## lane 1
==> flow/design.v (excerpt) <==
module slave_apb ( 
                   output reg [ 8-1 : 0 ]   prdata, 			 
                   output reg                         pready, 			 
                   output reg                         pslverr,			 
		   input                	      penable,                   
                   input                	      pwrite, 			 
                   input 	         	      psel,  			 
                   input                              pclk,   			 
                   input                	      presetn, 			 
                   input      [ 8-1 : 0 ]   paddr,  			 
                   input      [ 8-1 : 0 ]   pwdata 			 
                   );
Size: about 3100 cells after synthesis, ~1600 flip-flops, roughly 31 I/O pins, about 64000 um2 of cells after synthesis.
Settings: LEC_CHECK=0, CAP_MARGIN=20, CORE_MARGIN=2, CORE_UTILIZATION=45, PLACE_DENSITY=0.6, SLEW_MARGIN=20; clock period 3.11 ns.
run.sh (not shown) runs the stock make flow with config.mk's settings and CLKGATE_MAP_FILE=.
Having completed the whole flow, lane 1 delivered a layout that passed the timing, DRC and antenna checks.
Input changes introduced in lane 2 (baseline for comparison: lane 1):
# lane 1
export LEC_CHECK = 0
export CAP_MARGIN = 20
export CORE_MARGIN = 2
export CORE_UTILIZATION = 45
export PLACE_DENSITY = 0.6
export SLEW_MARGIN = 20
create_clock -name core_clock -period 3.11 [get_ports {pclk}]
# lane 2
export LEC_CHECK = 0
export CAP_MARGIN = 20
export CORE_MARGIN = 2
export CORE_UTILIZATION = 72
export CTS_CLUSTER_DIAMETER = 326
export PLACE_DENSITY = 0.6
export SLEW_MARGIN = 20
create_clock -name core_clock -period 3.09 [get_ports {pclk}]
[summary]
- Lane 2 completed end to end with timing, DRC and antenna clean.
- Comparing lane 1 and lane 2, the higher net switching power was measured on lane 1.
- Compared to lane 1, lane 2 was floorplanned on a smaller die.
- Per the comparison of lane 2 with lane 1, leakage power -about 1.7%, fill cell total of the finished layout -6952, count of routing violations after the opening detailed-route iteration increased about 18%.
- The global-route usage in lane 2 was higher than what lane 1 gave.
- Lane 2 against lane 1: critical path depth now smaller, average wire length per cell after detail routing now larger, max-slew headroom at the worst pin now larger, first-pass GRT wire length now larger.
- Compared with lane 1, lane 2 shows a lower worst setup slack after layout.
Inputs modified between lane 2 and lane 3:
# lane 2
export LEC_CHECK = 0
export CAP_MARGIN = 20
export CORE_MARGIN = 2
export CORE_UTILIZATION = 72
export CTS_CLUSTER_DIAMETER = 326
export PLACE_DENSITY = 0.6
export SLEW_MARGIN = 20
create_clock -name core_clock -period 3.09 [get_ports {pclk}]
# lane 3
export LEC_CHECK = 0
export ABC_AREA = 1
export CAP_MARGIN = 20
export CORE_ASPECT_RATIO = 1.43
export CORE_MARGIN = 2
export CORE_UTILIZATION = 72
export CTS_CLUSTER_DIAMETER = 326
export CTS_CLUSTER_SIZE = 10
export PLACE_DENSITY = 0.6
export SETUP_SLACK_MARGIN = 0.91
export SLEW_MARGIN = 40
create_clock -name core_clock -period 3.03 [get_ports {pclk}]
[summary]
- Lane 3 ended up with more standard cells than lane 2.
- Measured against each other, lane 3 and lane 2 differ in sequential share of layout area, the lower figure coming from lane 3.
- Part of the total power dissipated in combinational logic: lane 3 > lane 2
- [compare] base=lane 2 new=lane 3: setup slack of the critical path after layout rose 570 ps, synthesized cell count rose about 100%.
The following lists how lane 4 was set up differently from lane 3:
# lane 3
export LEC_CHECK = 0
export ABC_AREA = 1
export CAP_MARGIN = 20
export CORE_ASPECT_RATIO = 1.43
export CORE_MARGIN = 2
export CORE_UTILIZATION = 72
export CTS_CLUSTER_DIAMETER = 326
export CTS_CLUSTER_SIZE = 10
export PLACE_DENSITY = 0.6
export SETUP_SLACK_MARGIN = 0.91
export SLEW_MARGIN = 40
create_clock -name core_clock -period 3.03 [get_ports {pclk}]
# lane 4
export LEC_CHECK = 0
export ABC_AREA = 0
export CAP_MARGIN = 0
export CORE_MARGIN = 2
export CORE_UTILIZATION = 72
export CTS_CLUSTER_DIAMETER = 312
export CTS_CLUSTER_SIZE = 13
export HOLD_SLACK_MARGIN = 0.3
export PLACE_DENSITY_LB_ADDON = 0.13
export SETUP_SLACK_MARGIN = 0.89
export SLEW_MARGIN = 20
create_clock -name core_clock -period 3.03 [get_ports {pclk}]
--- outcome ---
- [compare] base=lane 3 new=lane 4: final RePlAce weighted congestion now larger, maximum fanout along the worst path now smaller, post-synthesis instance area now smaller.
- Non-clock buffer count was higher in the run labelled lane 3.
- Lane 4 ends up with a total track usage that is 2.4 points higher than in lane 3.

* * *

== exp/delta ==
slave_apb again, from the RTL that the note above started with.
export LEC_CHECK = 0
export CAP_MARGIN = 20
export CELL_PAD_IN_SITES_DETAIL_PLACEMENT = 0
export CORE_MARGIN = 2
export CORE_UTILIZATION = 68
export CTS_CLUSTER_DIAMETER = 213
export HOLD_SLACK_MARGIN = -0.07
export PLACE_DENSITY = 0.63
export SETUP_SLACK_MARGIN = 0.38
export SLEW_MARGIN = 25
export TNS_END_PERCENT = 40
create_clock -name core_clock -period 3.03 [get_ports {pclk}]
diff inputs: exp/delta => exp/juniper
- removing PLACE_DENSITY (formerly 0.63)
- changing CORE_UTILIZATION from 68 to 71
- setting PLACE_DENSITY_LB_ADDON to 0.25 for the first time
### Flow results
- exp/juniper: final net count lower than exp/delta
- Compared with exp/delta, exp/juniper shows wire length that has gone up by more than 10%.
- Compared with exp/delta, exp/juniper shows post-route non-filler standard cell count that has gone down by a few percent.
- Worst setup slack after layout for exp/juniper is lower than for exp/delta.
- Measured against each other, exp/juniper and exp/delta differ in number of placement rows, the lower figure coming from exp/juniper.
- exp/juniper vs exp/delta: flop share of the area up in exp/juniper
- Going from exp/delta to exp/juniper, clock power share shrinks by 0.2 points.
- exp/juniper vs exp/delta: wire length per cell up in exp/juniper
- Between exp/delta and exp/juniper, the overall power after layout figures differ only marginally.
- On largest net degree at the start of global routing, the higher figure sits with exp/juniper, not exp/delta.
Modified inputs, exp/nickel compared to exp/juniper
- swapping 71 for 72 in CORE_UTILIZATION
- swapping 0.38 for 0.87 in SETUP_SLACK_MARGIN
- putting ABC_AREA at 0 where nothing was set
- swapping 20 for 40 in CAP_MARGIN
- swapping 40 for 85 in TNS_END_PERCENT
- swapping -0.07 for 0.27 in HOLD_SLACK_MARGIN
- putting CTS_CLUSTER_SIZE at 14 where nothing was set
- swapping 0.25 for 0.12 in PLACE_DENSITY_LB_ADDON
## What came out
exp/nickel reached the final stage; the timing, DRC and antenna checks on its layout passed.
Re maximum fanout along the worst path: exp/nickel and exp/juniper aren't equal, and the higher value belongs to exp/nickel.
exp/nickel against exp/juniper; count of inserted tapcells is down slightly.
On final critical-path share of the clock period: exp/nickel sits below exp/juniper.
Against exp/juniper, exp/nickel comes in 0.29 points lower on buffering overhead.
Against exp/juniper as the reference, exp/nickel delivers a higher final clock skew.
[compare] base=exp/juniper new=exp/nickel: detailed-placement wirelength estimate shrank by about 2.3%, diode insertion count for antenna repair shrank by 6, clock share of power shrank by 4.4 points, logic depth of the worst setup path including buffers grew by 4, leakage power of the design shrank by 0.00068 uW.
Setup changes, exp/nickel to exp/fjord
- PLACE_DENSITY_LB_ADDON removed (was 0.12)
- TNS_END_PERCENT removed (was 85)
- CTS_CLUSTER_SIZE changed from 14 to 15
- CELL_PAD_IN_SITES_DETAIL_PLACEMENT removed (was 0)
- SLEW_MARGIN changed from 25 to 20
- PLACE_DENSITY newly set to 0.38
- CTS_CLUSTER_DIAMETER changed from 213 to 41
- CAP_MARGIN changed from 40 to 20
- ABC_AREA removed (was 0)
- HOLD_SLACK_MARGIN removed (was 0.27)
Findings:
The final reports for exp/fjord and exp/nickel show clock power higher in the former.
Compared with exp/nickel, in exp/fjord met2 wirelength from detailed routing increased about 0.8%, routed wire length went up.
exp/fjord has endpoint arrival time on the critical path below what exp/nickel had.
exp/nickel → exp/fjord: hold slack went down; combinational power went down about 2%.
No activity file was given, so power comes from the tool's default toggle rates.
